== epsilon ==
// comm_top
module comm_top(
  input wire sys_clk,
  input wire sys_clk_rst,
  input wire rst,
  input wire bit_in, 
  output wire bit_out, 
  output wire [7:0] data_trans, 
  output wire [7:0] data_recev 
);
Size: ~1000 cells after synthesis, roughly 150 flip-flops, roughly 21 I/O pins, about 8300 µm² of cells after synthesis.
clock: 6.65 ns
lec_check: 0
abc_area: 1
cap_margin: 20
core_margin: 2
core_utilization: 70
cts_cluster_diameter: 37
cts_cluster_size: 15
hold_slack_margin: 0.29
place_density_lb_addon: 0.2
setup_slack_margin: 1.98
slew_margin: 20
run.sh (not shown) runs the stock make flow with config.mk's settings and CLKGATE_MAP_FILE=.
Modified inputs, delta compared to epsilon
==> flow/config.mk <==
export PLATFORM = sky130hd
export DESIGN_NAME = comm_top
export DESIGN_NICKNAME = comm_top
export VERILOG_FILES = /design/flow/design.v
export SDC_FILE = /design/flow/constraint.sdc
export NUM_CORES = 4
export LEC_CHECK = 0
export CAP_MARGIN = 20
export CORE_MARGIN = 2
export CORE_UTILIZATION = 40
export SLEW_MARGIN = 20
==> flow/constraint.sdc <==
create_clock -name core_clock -period 4.2 [get_ports {sys_clk}]
set_input_delay 0.8400 -clock core_clock [delete_from_list [all_inputs] [get_ports {sys_clk}]]
set_output_delay 0.8400 -clock core_clock [all_outputs]
set_load 0.01 [all_outputs]
## What came out
- Total of plain and repair buffers excluding clock buffers (delta vs. epsilon) increases by more than half
- Slowest stage cell on the critical path = dfrtp_1: epsilon; slowest stage cell on the critical path = a32o_1: delta
- delta vs epsilon on proportion of total power due to net switching: delta is the higher one.
- The lower met3 global-route usage of epsilon and delta is in delta.
- In delta, total power is higher than in epsilon.
- Net switching power | delta above epsilon
- Data required time of the critical path: delta vs epsilon down 2470 ps
- Total cell area reported by yosys after synthesis came out lower on delta than on epsilon.
- Final instance area (delta over epsilon): decrease, about 2%
- Compared delta against epsilon; share of synthesized cell area in full adder, half adder and majority cells within noise.
- Max global-route usage over all layers across epsilon and delta: epsilon
- Looking at share of the clock period used by the worst path, delta sits 39 points higher than epsilon does.

========
tundra:
Starting RTL as in the previous note.
clock: 5.81 ns
lec_check: 0
cap_margin: 5
cell_pad_in_sites_detail_placement: 1
core_margin: 2
core_utilization: 26
cts_cluster_diameter: 65
gpl_routability_driven: 0
gpl_timing_driven: 1
max_routing_layer: met5
min_routing_layer: met1
setup_slack_margin: 0.42
slew_margin: 35
tns_end_percent: 65
Here is what was changed in the inputs of garnet compared with tundra.
- CORE_UTILIZATION changed from 26 to 72
- GPL_ROUTABILITY_DRIVEN removed (was 0)
- MAX_ROUTING_LAYER changed from met5 to met4
- CTS_CLUSTER_DIAMETER removed (was 65)
- CELL_PAD_IN_SITES_DETAIL_PLACEMENT changed from 1 to 0
- PLACE_DENSITY_LB_ADDON newly set to 0.01
- CTS_CLUSTER_SIZE newly set to 17
- the clock period (ns, I/O delays scaled along) changed from 5.81 to 3.49
==> results <==
- Diff tundra -> garnet: width of the die down about 40%; design area closely matched the old numbers.
- tundra and garnet ended up with roughly the same number of antenna violations at the first check in global routing.
- tundra and garnet ended up with nearly the same netlist area before placement.
- In the metrics for tundra and garnet, the one carrying the lower via density per instance is tundra.
- garnet finished every stage and its layout cleared the timing, design-rule and antenna checks.
- | utilization | lower: tundra |
- Synthesis-to-finish area growth was higher in garnet than in tundra.
- Diff tundra -> garnet | first-pass GRT wire length | down slightly
Modified inputs, ember compared to garnet
- swapping 5 for 20 in CAP_MARGIN
- clearing SETUP_SLACK_MARGIN, which used to be 0.42
- clearing TNS_END_PERCENT, which used to be 65
- clearing PLACE_DENSITY_LB_ADDON, which used to be 0.01
- clearing CELL_PAD_IN_SITES_DETAIL_PLACEMENT, which used to be 0
- clearing MAX_ROUTING_LAYER, which used to be met4
- clearing CTS_CLUSTER_SIZE, which used to be 17
- swapping 35 for 20 in SLEW_MARGIN
- swapping 72 for 40 in CORE_UTILIZATION
- clearing GPL_TIMING_DRIVEN, which used to be 1
- clearing MIN_ROUTING_LAYER, which used to be met1
- swapping 3.49 for 2.51 in the clock period (ns, I/O delays scaled along)
Notes after the runs:
Ran to the end and failed final checks on setup timing: ember.
garnet went all the way through the flow, and no timing, DRC or antenna check failed.
Power share of the combinational group for ember is higher than for garnet.
Compared to garnet, the router laid down less metal wire for ember.
ember vs garnet, launch point of the worst path: my_Rx_top.my_S2P.cnt[1]$_DFFE_PP0P_ vs my_Rx_top.my_S2P.cnt[2]$_DFFE_PP0P_
Non-clock buffer count went up by more than half going from garnet to ember.
Core utilization before placement is lower on ember
Against garnet, the final cell area of ember is higher.
--- input diff ember..indigo ---
- an added CORE_ASPECT_RATIO of 0.5
- an added SETUP_SLACK_MARGIN of 3.0
- a change of the clock period (ns, I/O delays scaled along) from 2.51 to 10.0
indigo: all stages complete, timing, DRC and antenna checks passed
Final setup TNS in indigo is 8970 ps above ember.
Looking at fill cell instance count of the final layout, indigo sits above ember.
Any difference in clock-pin slew of the registers on the worst-case setup and hold paths between ember and indigo is small enough to ignore.
Looking at final standard cell utilization of the core, indigo sits below ember.
Taking ember as the reference, in indigo share of power burned in the clock network moved up; worst path setup slack after routing now sits higher; worst hold margin closely matched the old numbers.
Against ember as the reference, indigo delivers a higher die area.
| combinational share of power | indigo vs ember | 0.5 points lower |
As far as starting density of the core is concerned, ember and indigo perform about the same.
[inputs] quartz vs indigo
- CORE_ASPECT_RATIO: 0.5 -> 1.99
- CTS_CLUSTER_DIAMETER: unset -> 324
- SLEW_MARGIN: 20 -> 40
- CTS_CLUSTER_SIZE: unset -> 49
- SETUP_SLACK_MARGIN: 3.0 -> unset
[summary]
Looking at count of standard-cell rows, quartz sits above indigo.
For the critical path buffer and inverter count, quartz came in 1 lower than indigo did.
Looking only at critical path depth, and setting everything else aside, the lower value of quartz and indigo goes to quartz.
Between quartz and indigo, it is quartz whose share of cell area taken by flip-flops and latches is lower, by 0.52 points.
Compare quartz and indigo | detailed-route wire length on metal 1 lower: quartz
Fmax | quartz vs indigo | quartz faster
| final clock period utilization by the worst path | quartz vs indigo | 0.68 points lower |
Measured against quartz, the largest voltage drop on the vdd net of indigo comes out at 1.3 times the reference value.
indigo → quartz: wire length increased 1400 um; total power of the final layout increased about 8%.
Logic area ended up 19 um^2 higher on quartz than on indigo.
No activity file was given, so power comes from the tool's default toggle rates.
